==> build 98 <==
==> flow/design.v <==
module DataAggregator(
           clk, reset, bit1, bit2, bit3, bit4, read_index_yaxis, read_index_xaxis,
           out_data_yaxis, out_data_xaxis, finished
       );
localparam MODE_WAIT_START = 0;
localparam MODE_WAIT_CHANNEL = 1;
localparam MODE_WAIT_DATA = 2;
localparam MODE_ASSIGN_DATA = 3;
input clk, reset;
input bit1, bit2, bit3, bit4;  
input [6:0] read_index_yaxis, read_index_xaxis;
output [15:0] out_data_yaxis;  
output [15:0] out_data_xaxis;  
output finished;
reg [15:0] data_yaxis [0:127];
reg [15:0] data_xaxis [0:127];
reg [15:0] bit1_data_buffer, bit2_data_buffer, bit3_data_buffer, bit4_data_buffer;
reg [3:0] bit1_data_buffer_index, bit2_data_buffer_index, bit3_data_buffer_index, bit4_data_buffer_index;
reg [4:0] data_index_yaxis1, data_index_yaxis2, data_index_yaxis3, data_index_yaxis4;
reg [4:0] data_index_xaxis1, data_index_xaxis2, data_index_xaxis3, data_index_xaxis4;
reg data_yaxis1_valid, data_yaxis2_valid, data_yaxis3_valid, data_yaxis4_valid;
reg data_xaxis1_valid, data_xaxis2_valid, data_xaxis3_valid, data_xaxis4_valid;
reg channel_bit1, channel_bit2, channel_bit3, channel_bit4;
reg [1:0] mode_bit1, mode_bit2, mode_bit3, mode_bit4;
wire data_yaxis_valid, data_xaxis_valid;
integer i;
always @(posedge clk) begin
    if (reset) begin
        for (i = 0; i < 128; i = i + 1) begin
            data_yaxis[i] <= 0;
            data_xaxis[i] <= 0;
        end
        bit1_data_buffer <= 0;
        bit2_data_buffer <= 0;
        bit3_data_buffer <= 0;
        bit4_data_buffer <= 0;
        bit1_data_buffer_index <= 0;
        bit2_data_buffer_index <= 0;
        bit3_data_buffer_index <= 0;
        bit4_data_buffer_index <= 0;
        data_index_yaxis1 <= 31;
        data_index_yaxis2 <= 31;
        data_index_yaxis3 <= 31;
        data_index_yaxis4 <= 31;
        data_index_xaxis1 <= 31;
        data_index_xaxis2 <= 31;
        data_index_xaxis3 <= 31;
        data_index_xaxis4 <= 31;
        data_yaxis1_valid <= 0;
        data_yaxis2_valid <= 0;
        data_yaxis3_valid <= 0;
        data_yaxis4_valid <= 0;
        data_xaxis1_valid <= 0;
        data_xaxis2_valid <= 0;
        data_xaxis3_valid <= 0;
        data_xaxis4_valid <= 0;
        channel_bit1 <= 0;
        channel_bit2 <= 0;
        channel_bit3 <= 0;
        channel_bit4 <= 0;
        mode_bit1 <= MODE_WAIT_START;
        mode_bit2 <= MODE_WAIT_START;
        mode_bit3 <= MODE_WAIT_START;
        mode_bit4 <= MODE_WAIT_START;
    end else begin
        if (mode_bit1 == MODE_WAIT_START) begin
            if (bit1) begin
                mode_bit1 <= MODE_WAIT_CHANNEL;
            end
        end else if (mode_bit1 == MODE_WAIT_CHANNEL) begin
            channel_bit1 <= bit1;
            mode_bit1 <= MODE_WAIT_DATA;
            bit1_data_buffer_index <= 15;
        end else if (mode_bit1 == MODE_WAIT_DATA) begin
            bit1_data_buffer[bit1_data_buffer_index] <= bit1;
            if (bit1_data_buffer_index >= 1) begin
                bit1_data_buffer_index <= bit1_data_buffer_index - 1;
            end else begin
                mode_bit1 <= MODE_ASSIGN_DATA;
            end
        end else if (mode_bit1 == MODE_ASSIGN_DATA) begin
            mode_bit1 <= MODE_WAIT_START;
            if (channel_bit1 == 0) begin  
                data_yaxis[data_index_yaxis1] <= bit1_data_buffer;
                if (data_index_yaxis1 >= 1) begin
                    data_index_yaxis1 <= data_index_yaxis1 - 1;
                    data_yaxis1_valid <= 0;
                end else begin
                    data_index_yaxis1 <= 31;
                    data_yaxis1_valid <= 1;
                end
            end else begin  
                data_yaxis[32 + data_index_yaxis2] <= bit1_data_buffer;
                if (data_index_yaxis2 >= 1) begin
                    data_index_yaxis2 <= data_index_yaxis2 - 1;
                    data_yaxis2_valid <= 0;
                end else begin
                    data_index_yaxis2 <= 31;
                    data_yaxis2_valid <= 1;
                end
            end
        end
        if (mode_bit2 == MODE_WAIT_START) begin
            if (bit2) begin
                mode_bit2 <= MODE_WAIT_CHANNEL;
            end
        end else if (mode_bit2 == MODE_WAIT_CHANNEL) begin
            channel_bit2 <= bit2;
            mode_bit2 <= MODE_WAIT_DATA;
            bit2_data_buffer_index <= 15;
        end else if (mode_bit2 == MODE_WAIT_DATA) begin
            bit2_data_buffer[bit2_data_buffer_index] <= bit2;
            if (bit2_data_buffer_index >= 1) begin
                bit2_data_buffer_index <= bit2_data_buffer_index - 1;
            end else begin
                mode_bit2 <= MODE_ASSIGN_DATA;
            end
        end else if (mode_bit2 == MODE_ASSIGN_DATA) begin
            mode_bit2 <= MODE_WAIT_START;
            if (channel_bit2 == 0) begin  
                data_yaxis[64 + data_index_yaxis3] <= bit2_data_buffer;
                if (data_index_yaxis3 >= 1) begin
                    data_index_yaxis3 <= data_index_yaxis3 - 1;
                    data_yaxis3_valid <= 0;
                end else begin
                    data_index_yaxis3 <= 31;
                    data_yaxis3_valid <= 1;
                end
            end else begin  
                data_yaxis[96 + data_index_yaxis4] <= bit2_data_buffer;
                if (data_index_yaxis4 >= 1) begin
                    data_index_yaxis4 <= data_index_yaxis4 - 1;
                    data_yaxis4_valid <= 0;
                end else begin
                    data_index_yaxis4 <= 31;
                    data_yaxis4_valid <= 1;
                end
            end
        end
        if (mode_bit3 == MODE_WAIT_START) begin
            if (bit3) begin
                mode_bit3 <= MODE_WAIT_CHANNEL;
            end
        end else if (mode_bit3 == MODE_WAIT_CHANNEL) begin
            channel_bit3 <= bit3;
            mode_bit3 <= MODE_WAIT_DATA;
            bit3_data_buffer_index <= 15;
        end else if (mode_bit3 == MODE_WAIT_DATA) begin
            bit3_data_buffer[bit3_data_buffer_index] <= bit3;
            if (bit3_data_buffer_index >= 1) begin
                bit3_data_buffer_index <= bit3_data_buffer_index - 1;
            end else begin
                mode_bit3 <= MODE_ASSIGN_DATA;
            end
        end else if (mode_bit3 == MODE_ASSIGN_DATA) begin
            mode_bit3 <= MODE_WAIT_START;
            if (channel_bit3 == 0) begin  
                data_xaxis[data_index_xaxis1] <= bit3_data_buffer;
                if (data_index_xaxis1 >= 1) begin
                    data_index_xaxis1 <= data_index_xaxis1 - 1;
                    data_xaxis1_valid <= 0;
                end else begin
                    data_index_xaxis1 <= 31;
                    data_xaxis1_valid <= 1;
                end
            end else begin  
                data_xaxis[32 + data_index_xaxis2] <= bit3_data_buffer;
                if (data_index_xaxis2 >= 1) begin
                    data_index_xaxis2 <= data_index_xaxis2 - 1;
                    data_xaxis2_valid <= 0;
                end else begin
                    data_index_xaxis2 <= 31;
                    data_xaxis2_valid <= 1;
                end
            end
        end
        if (mode_bit4 == MODE_WAIT_START) begin
            if (bit4) begin
                mode_bit4 <= MODE_WAIT_CHANNEL;
            end
        end else if (mode_bit4 == MODE_WAIT_CHANNEL) begin
            channel_bit4 <= bit4;
            mode_bit4 <= MODE_WAIT_DATA;
            bit4_data_buffer_index <= 15;
        end else if (mode_bit4 == MODE_WAIT_DATA) begin
            bit4_data_buffer[bit4_data_buffer_index] <= bit4;
            if (bit4_data_buffer_index >= 1) begin
                bit4_data_buffer_index <= bit4_data_buffer_index - 1;
            end else begin
                mode_bit4 <= MODE_ASSIGN_DATA;
            end
        end else if (mode_bit4 == MODE_ASSIGN_DATA) begin
            mode_bit4 <= MODE_WAIT_START;
            if (channel_bit4 == 0) begin  
                data_xaxis[64 + data_index_xaxis3] <= bit4_data_buffer;
                if (data_index_xaxis3 >= 1) begin
                    data_index_xaxis3 <= data_index_xaxis3 - 1;
                    data_xaxis3_valid <= 0;
                end else begin
                    data_index_xaxis3 <= 31;
                    data_xaxis3_valid <= 1;
                end
            end else begin  
                data_xaxis[96 + data_index_xaxis4] <= bit4_data_buffer;
                if (data_index_xaxis4 >= 1) begin
                    data_index_xaxis4 <= data_index_xaxis4 - 1;
                    data_xaxis4_valid <= 0;
                end else begin
                    data_index_xaxis4 <= 31;
                    data_xaxis4_valid <= 1;
                end
            end
        end
    end
end
assign out_data_yaxis = data_yaxis[read_index_yaxis];
assign out_data_xaxis = data_xaxis[read_index_xaxis];
assign data_yaxis_valid = (data_yaxis1_valid && data_yaxis2_valid && data_yaxis3_valid && data_yaxis4_valid);
assign data_xaxis_valid = (data_xaxis1_valid && data_xaxis2_valid && data_xaxis3_valid && data_xaxis4_valid);
assign finished = (data_yaxis_valid && data_xaxis_valid);
endmodule
==> flow/run.sh <==
#!/bin/bash
# the make line also repeats each setting of config.mk as NAME=value (left out here)
make -C /OpenROAD-flow-scripts/flow DESIGN_CONFIG=/design/flow/config.mk WORK_HOME=/design/flow/orfs CLKGATE_MAP_FILE= finish
==> flow/config.mk <==
export PLATFORM = sky130hd
export DESIGN_NAME = DataAggregator
export DESIGN_NICKNAME = DataAggregator
export VERILOG_FILES = /design/flow/design.v
export SDC_FILE = /design/flow/constraint.sdc
export NUM_CORES = 4
export LEC_CHECK = 0
export ABC_AREA = 1
export CAP_MARGIN = 20
export CORE_MARGIN = 2
export CORE_UTILIZATION = 66
export SETUP_SLACK_MARGIN = 1.76
export SLEW_MARGIN = 20
==> flow/constraint.sdc <==
create_clock -name core_clock -period 6.81 [get_ports {clk}]
set_input_delay 1.3620 -clock core_clock [delete_from_list [all_inputs] [get_ports {clk}]]
set_output_delay 1.3620 -clock core_clock [all_outputs]
set_load 0.01 [all_outputs]
==> trial 37 (differences from build 98) <==
- ABC_AREA: 1 -> not set
- SETUP_SLACK_MARGIN: 1.76 -> 1.72
==> flow/constraint.sdc (replaced) <==
create_clock -name core_clock -period 6.47 [get_ports {clk}]
set_input_delay 1.2940 -clock core_clock [delete_from_list [all_inputs] [get_ports {clk}]]
set_output_delay 1.2940 -clock core_clock [all_outputs]
set_load 0.01 [all_outputs]
==> trial 82 (differences from build 98) <==
- ABC_AREA: 1 -> not set
- CORE_UTILIZATION: 66 -> 72
- SETUP_SLACK_MARGIN: 1.76 -> 1.29
==> flow/constraint.sdc (replaced) <==
create_clock -name core_clock -period 5.3 [get_ports {clk}]
set_input_delay 1.0600 -clock core_clock [delete_from_list [all_inputs] [get_ports {clk}]]
set_output_delay 1.0600 -clock core_clock [all_outputs]
set_load 0.01 [all_outputs]
==> trial 25 (differences from build 98) <==
- CELL_PAD_IN_SITES_GLOBAL_PLACEMENT: not set -> 0
- CORE_ASPECT_RATIO: not set -> 1.16
- CORE_UTILIZATION: 66 -> 47
- CTS_CLUSTER_DIAMETER: not set -> 50
- CTS_CLUSTER_SIZE: not set -> 53
- GPL_ROUTABILITY_DRIVEN: not set -> 0
- GPL_TIMING_DRIVEN: not set -> 1
- PLACE_DENSITY: not set -> 0.6
- SETUP_SLACK_MARGIN: 1.76 -> 0.03
==> flow/constraint.sdc (replaced) <==
create_clock -name core_clock -period 6.4 [get_ports {clk}]
set_input_delay 1.2800 -clock core_clock [delete_from_list [all_inputs] [get_ports {clk}]]
set_output_delay 1.2800 -clock core_clock [all_outputs]
set_load 0.01 [all_outputs]
==> qor summary <==
|  | trial 82 | build 98 | trial 37 | trial 25 |
|---|---|---|---|---|
| Clock-cell share | 6.045% | 6.450% | 6.360% | 7.216% |
| Critical path endpoint | out_data_yaxis[11] | out_data_xaxis[5] | out_data_xaxis[4] | out_data_yaxis[12] |
| AND-OR/OR-AND Cells, Area Fraction | 0.5551% | 0.6691% | 0.5551% | 0.6691% |
| Setup fix buffers added after clock tree synthesis | 107 | 35 | 112 | 0 |
| Maximum number of pins on one net before global-route repair | 80 | 129 | 72 | 154 |
| M1 WL | 187.8 mm | 219.4 mm | 204.8 mm | 238.3 mm |
| Number of logic inverters in the finished layout | 38 | 234 | 38 | 218 |
| Power in sequential cells | 38,600 uW | 30,000 uW | 31,600 uW | 31,900 uW |
| Syn-to-layout area delta | 11.33% | 11.96% | 11.91% | 10.58% |
| Relative contribution of combinational cells to total power | 7.6% | 8.0% | 7.4% | 6.8% |
| Final clock period utilization by the worst path | 97.72% | 77.27% | 86.14% | 93.55% |
| Area of the mapped netlist | 0.1941 sq mm | 0.1915 sq mm | 0.1941 sq mm | 0.1915 sq mm |
| Critical path depth | 12 | 13 | 11 | 13 |
| Result of the run | complete, no violations | complete, no violations | complete, no violations | complete, no violations |
| Terminus of the critical flop-to-flop path | data_yaxis[50][5]$_SDFFCE_PN0P_ | data_yaxis[125][12]$_SDFFCE_PN0P_ | data_yaxis[57][4]$_SDFFCE_PN0P_ | data_yaxis[125][11]$_SDFFCE_PN0P_ |
| Static leakage power | 0.07567 uW | 0.07474 uW | 0.07595 uW | 0.07265 uW |
| Maximum fanout count along the critical path | 7 | 16 | 6 | 46 |
| Total clock buffers created by CTS | 416 | 429 | 427 | 438 |
| Routed length per instance | 31.91 um | 26.39 um | 32.03 um | 24.42 um |
| Worst Slack Setup Final | 0.1209 ns | 1.548 ns | 0.8967 ns | 0.4131 ns |
| Area of the die | 0.2737 sq mm | 0.2944 sq mm | 0.2984 sq mm | 0.4125 sq mm |
| Die x size | 523.2 um | 542.6 um | 546.3 um | 596.6 um |
| Wire length of the first global-routing pass | 747.6 mm | 890.1 mm | 760.6 mm | 887.3 mm |
| GR peak layer | met2 | met2 | met1 | met2 |
| Multi-input gate share of total cell area | 29.60% | 28.13% | 29.45% | 27.54% |
| Overall power | 73,020 uW | 58,220 uW | 60,920 uW | 63,340 uW |
| Multi-input combinational cell count | 6,730 | 13,540 | 6,730 | 13,540 |
Power and IR drop assume default switching activity.
